Design dct_4x4_core, start of the top module:
module dct_4x4_core (
    input          clk,
    input          reset,
    input          i_valid,
    output         i_ready,
    input  [255:0] i_data,
    output         o_valid,
    input          o_ready,
    output [255:0] o_data
);
make LEC_CHECK=0 CAP_MARGIN=20 CELL_PAD_IN_SITES_DETAIL_PLACEMENT=1 CORE_ASPECT_RATIO=1.39 CORE_MARGIN=9 CORE_UTILIZATION=71 CTS_CLUSTER_DIAMETER=78 CTS_CLUSTER_SIZE=49 GPL_ROUTABILITY_DRIVEN=0 GPL_TIMING_DRIVEN=0 HOLD_SLACK_MARGIN=0.15 MIN_ROUTING_LAYER=met1 PLACE_DENSITY_LB_ADDON=0.17 SETUP_SLACK_MARGIN=1.54 SLEW_MARGIN=20 TNS_END_PERCENT=65 finish   # period 6.7 ns
run.sh (not shown) runs the stock make flow with config.mk's settings and CLKGATE_MAP_FILE=.
The first run aborted during detailed placement (DPL-0033).
==> next run, changes <==
- CELL_PAD_IN_SITES_DETAIL_PLACEMENT: 1 -> not set
- CORE_ASPECT_RATIO: 1.39 -> not set
- CORE_MARGIN: 9 -> 2
- CORE_UTILIZATION: 71 -> 72
- CTS_CLUSTER_DIAMETER: 78 -> not set
- CTS_CLUSTER_SIZE: 49 -> not set
- GPL_ROUTABILITY_DRIVEN: 0 -> not set
- GPL_TIMING_DRIVEN: 0 -> not set
- HOLD_SLACK_MARGIN: 0.15 -> not set
- MIN_ROUTING_LAYER: met1 -> not set
- PLACE_DENSITY: not set -> 0.39
- PLACE_DENSITY_LB_ADDON: 0.17 -> not set
- SETUP_SLACK_MARGIN: 1.54 -> not set
- TNS_END_PERCENT: 65 -> not set
- clock period: 6.7 -> 3.43 ns (I/O delays scaled with it)
The changed run aborted during global routing, error GRT-0232.
Die area is lower by roughly a tenth.
Synthesized cell count stays the same.
Synthesized area is unchanged.

========
Starting RTL as in the previous note.
make LEC_CHECK=0 CAP_MARGIN=40 CORE_MARGIN=2 CORE_UTILIZATION=72 CTS_CLUSTER_DIAMETER=140 CTS_CLUSTER_SIZE=17 HOLD_SLACK_MARGIN=0.29 MAX_ROUTING_LAYER=met5 SETUP_SLACK_MARGIN=-0.35 SLEW_MARGIN=20 finish   # period 3.45 ns
The first run produced a layout that fails on negative setup slack.
Then changed:
- CAP_MARGIN: 40 -> 20
- CORE_UTILIZATION: 72 -> 66
- CTS_CLUSTER_DIAMETER: 140 -> default
- CTS_CLUSTER_SIZE: 17 -> default
- HOLD_SLACK_MARGIN: 0.29 -> default
- MAX_ROUTING_LAYER: met5 -> default
- PLACE_DENSITY: default -> 0.6
- SETUP_SLACK_MARGIN: -0.35 -> default
- clock period: 3.45 -> 3.98 ns (I/O delays scaled with it)
Result:
- The new run reached the layout checks and failed them: negative setup slack
- clock skew increases by 0.039 ns
- global-route usage decreases by 6.0 points
- setup slack improved by 0.61 ns
- worst hold slack got worse by 0.020 ns

========
Starting RTL as in the previous note.
export LEC_CHECK = 0
export CAP_MARGIN = 0
export CORE_MARGIN = 2
export CORE_UTILIZATION = 70
export CTS_CLUSTER_DIAMETER = 200
export MAX_ROUTING_LAYER = met4
export SETUP_SLACK_MARGIN = 0.34
export SLEW_MARGIN = 20
create_clock -name core_clock -period 5.56 [get_ports {clk}]
Change:
==> flow/config.mk (replaced) <==
export PLATFORM = sky130hd
export DESIGN_NAME = dct_4x4_core
export DESIGN_NICKNAME = dct_4x4_core
export VERILOG_FILES = /design/flow/design.v
export SDC_FILE = /design/flow/constraint.sdc
export NUM_CORES = 4
export LEC_CHECK = 0
export CAP_MARGIN = 20
export CORE_MARGIN = 2
export CORE_UTILIZATION = 9
export PLACE_DENSITY = 0.6
export SLEW_MARGIN = 20
==> flow/constraint.sdc (replaced) <==
create_clock -name core_clock -period 6.05 [get_ports {clk}]
set_input_delay 1.2100 -clock core_clock [delete_from_list [all_inputs] [get_ports {clk}]]
set_output_delay 1.2100 -clock core_clock [all_outputs]
set_load 0.01 [all_outputs]
Worst setup slack gains 0.12 ns.
Die area increases to 7.7 times its value.
Synthesized cell count does not change.
Final cell count increases by 91%.
Non-clock buffer count increases by 12.
Flip-flop count is unchanged.
Wire length increases by 41%.
Global-route usage decreases by 34 points.
Final area increases by 15%.
Change:
--- a/flow/config.mk
+++ b/flow/config.mk
@@ -8,5 +8,7 @@
 export CAP_MARGIN = 20
 export CORE_MARGIN = 2
-export CORE_UTILIZATION = 9
-export PLACE_DENSITY = 0.6
+export CORE_UTILIZATION = 72
+export CTS_CLUSTER_DIAMETER = 288
+export CTS_CLUSTER_SIZE = 98
+export PLACE_DENSITY = 0.39
 export SLEW_MARGIN = 20
==> flow/constraint.sdc (replaced) <==
create_clock -name core_clock -period 3.27 [get_ports {clk}]
set_input_delay 0.6540 -clock core_clock [delete_from_list [all_inputs] [get_ports {clk}]]
set_output_delay 0.6540 -clock core_clock [all_outputs]
set_load 0.01 [all_outputs]
Now the flow ended with an error in global routing, error GRT-0228.
Die area goes down by 87%.
Synthesized area is unchanged.
Synthesized cell count stays the same.
Change:
--- a/flow/config.mk
+++ b/flow/config.mk
@@ -9,6 +9,7 @@
 export CORE_MARGIN = 2
 export CORE_UTILIZATION = 72
-export CTS_CLUSTER_DIAMETER = 288
-export CTS_CLUSTER_SIZE = 98
-export PLACE_DENSITY = 0.39
+export CTS_CLUSTER_DIAMETER = 252
+export HOLD_SLACK_MARGIN = -0.08
+export MAX_ROUTING_LAYER = met4
+export SETUP_SLACK_MARGIN = 0.34
 export SLEW_MARGIN = 20
==> flow/constraint.sdc (replaced) <==
create_clock -name core_clock -period 4.04 [get_ports {clk}]
set_input_delay 0.8080 -clock core_clock [delete_from_list [all_inputs] [get_ports {clk}]]
set_output_delay 0.8080 -clock core_clock [all_outputs]
set_load 0.01 [all_outputs]
This time the run ran to the end with violations: setup timing.
Synthesized cell count is unchanged.
Area after synthesis is unchanged.
Die area stays the same.

========
Starting RTL as in the previous note.
==> flow/design.v (excerpt) <==
module dct_4x4_core (
    input          clk,
    input          reset,
    input          i_valid,
    output         i_ready,
    input  [255:0] i_data,
    output         o_valid,
    input          o_ready,
    output [255:0] o_data
);
==> flow/config.mk <==
export PLATFORM = sky130hd
export DESIGN_NAME = dct_4x4_core
export DESIGN_NICKNAME = dct_4x4_core
export VERILOG_FILES = /design/flow/design.v
export SDC_FILE = /design/flow/constraint.sdc
export NUM_CORES = 4
export LEC_CHECK = 0
export CAP_MARGIN = 40
export CORE_MARGIN = 2
export CORE_UTILIZATION = 72
export CTS_CLUSTER_DIAMETER = 140
export CTS_CLUSTER_SIZE = 17
export HOLD_SLACK_MARGIN = 0.29
export MAX_ROUTING_LAYER = met4
export SETUP_SLACK_MARGIN = -0.35
export SLEW_MARGIN = 20
==> flow/constraint.sdc <==
create_clock -name core_clock -period 3.63 [get_ports {clk}]
set_input_delay 0.7260 -clock core_clock [delete_from_list [all_inputs] [get_ports {clk}]]
set_output_delay 0.7260 -clock core_clock [all_outputs]
set_load 0.01 [all_outputs]
The baseline ran to the end with violations: negative setup slack.
Change:
CAP_MARGIN = 20   (was 40)
CORE_UTILIZATION = 40   (was 72)
CTS_CLUSTER_DIAMETER = unset   (was 140)
CTS_CLUSTER_SIZE = unset   (was 17)
HOLD_SLACK_MARGIN = unset   (was 0.29)
MAX_ROUTING_LAYER = unset   (was met4)
PLACE_DENSITY = 0.6   (was unset)
SETUP_SLACK_MARGIN = unset   (was -0.35)
clock period = 4.07 ns   (was 3.63 ns; I/O delays follow)
The changed run produced a layout that fails on negative setup slack.
Register-to-register slack is better by 460 ps.
Clock-buffer cell count increases by 88.
Global-route usage is lower by 20 points.
Die area rises by 79%.
Sequential share of layout area is about the same.
Maximum frequency came out higher by 0.38%.
Routed wire length went up by 0.95%.
Via count came out lower by 8.9%.
Change:
CORE_UTILIZATION = 72   (was 40)
CTS_CLUSTER_DIAMETER = 27   (was unset)
SETUP_SLACK_MARGIN = 1.11   (was unset)
clock period = 3.76 ns   (was 4.07 ns; I/O delays follow)
Result: The new run failed in global routing (GRT-0228). Synthesized cell count stays the same. Area after synthesis stays the same. Die area drops by 44%.
Change:
CORE_UTILIZATION = 38   (was 72)
CTS_CLUSTER_DIAMETER = unset   (was 27)
SETUP_SLACK_MARGIN = unset   (was 1.11)
clock period = 4.74 ns   (was 3.76 ns; I/O delays follow)
This time the run finished with timing, DRC and antenna clean.
Die size increases by 88%.
Area after synthesis does not change.
Synthesized cell count does not change.

========
## build 55
Starting RTL as in the previous note.
Design dct_4x4_core, start of the top module:
module dct_4x4_core (
    input          clk,
    input          reset,
    input          i_valid,
    output         i_ready,
    input  [255:0] i_data,
    output         o_valid,
    input          o_ready,
    output [255:0] o_data
);
==> flow/config.mk <==
export PLATFORM = sky130hd
export DESIGN_NAME = dct_4x4_core
export DESIGN_NICKNAME = dct_4x4_core
export VERILOG_FILES = /design/flow/design.v
export SDC_FILE = /design/flow/constraint.sdc
export NUM_CORES = 4
export LEC_CHECK = 0
export ABC_AREA = 1
export CAP_MARGIN = 20
export CORE_MARGIN = 2
export CORE_UTILIZATION = 71
export CTS_CLUSTER_DIAMETER = 103
export MAX_ROUTING_LAYER = met4
export PLACE_DENSITY_LB_ADDON = 0.05
export SLEW_MARGIN = 20
==> flow/constraint.sdc <==
create_clock -name core_clock -period 3.77 [get_ports {clk}]
set_input_delay 0.7540 -clock core_clock [delete_from_list [all_inputs] [get_ports {clk}]]
set_output_delay 0.7540 -clock core_clock [all_outputs]
set_load 0.01 [all_outputs]
Layout checks on build 55: not met. Flow itself completed; violations: setup timing.
#### Input delta (build 15 over build 55)
==> flow/config.mk <==
export PLATFORM = sky130hd
export DESIGN_NAME = dct_4x4_core
export DESIGN_NICKNAME = dct_4x4_core
export VERILOG_FILES = /design/flow/design.v
export SDC_FILE = /design/flow/constraint.sdc
export NUM_CORES = 4
export LEC_CHECK = 0
export CAP_MARGIN = 20
export CORE_MARGIN = 2
export CORE_UTILIZATION = 40
export PLACE_DENSITY = 0.6
export SLEW_MARGIN = 20
==> flow/constraint.sdc <==
create_clock -name core_clock -period 4.74 [get_ports {clk}]
set_input_delay 0.9480 -clock core_clock [delete_from_list [all_inputs] [get_ports {clk}]]
set_output_delay 0.9480 -clock core_clock [all_outputs]
set_load 0.01 [all_outputs]
## What came out
Comparing build 55 and build 15, the one run not ending clean was build 55. Build 15 has buffer count from post-CTS setup fixing below what build 55 had. Compared with build 55, build 15 shows routed length on met3 that has gone down by more than half. Changes observed in build 15 relative to build 55: number of fill cells in the layout increased by 11300 relative to the old numbers, overall routed net length went down, area figure in the yosys stat output shows a reduction of 5000 um^2, clock-buffer cell count now sits higher, design area shrank by 6.7%. Build 15 vs. build 55: critical path depth went down by 3.
Here is what was changed in the inputs of build 89 compared with build 15.
-- flow/config.mk --
<<< build 15, line 8
export CAP_MARGIN = 20
export CORE_MARGIN = 2
export CORE_UTILIZATION = 40
export PLACE_DENSITY = 0.6
export SLEW_MARGIN = 20
>>> build 89, line 8
export CAP_MARGIN = 20
export CORE_MARGIN = 2
export CORE_UTILIZATION = 72
export CTS_CLUSTER_DIAMETER = 363
export CTS_CLUSTER_SIZE = 25
export SLEW_MARGIN = 20
==> flow/constraint.sdc <==
create_clock -name core_clock -period 3.93 [get_ports {clk}]
set_input_delay 0.7860 -clock core_clock [delete_from_list [all_inputs] [get_ports {clk}]]
set_output_delay 0.7860 -clock core_clock [all_outputs]
set_load 0.01 [all_outputs]
Notes after the runs:
- Build 89 had finished all stages when the layout checks came back failing, citing setup timing.
- The flow did not stop early for build 15: all stages ran, and the layout cleared the timing, design-rule and antenna checks.
- Compared with build 15, build 89 shows a lower largest net degree at the start of global routing.
- Build 89 -> build 15: post-synthesis compound-gate area fraction delta 0, exact match
- Final antenna diode count on build 89 is up relative to build 15.
- Compared with build 15, build 89 shows final RePlAce weighted congestion higher by 12%.
- Against build 15, build 89 reports a critical path depth that is lower.
- Between build 15 and build 89, register fraction of the total cell area is higher for build 89, build 15 comes in under that.
- Build 15 → build 89: number of placed instances with taps included saw a decrease, maximum frequency saw an increase.
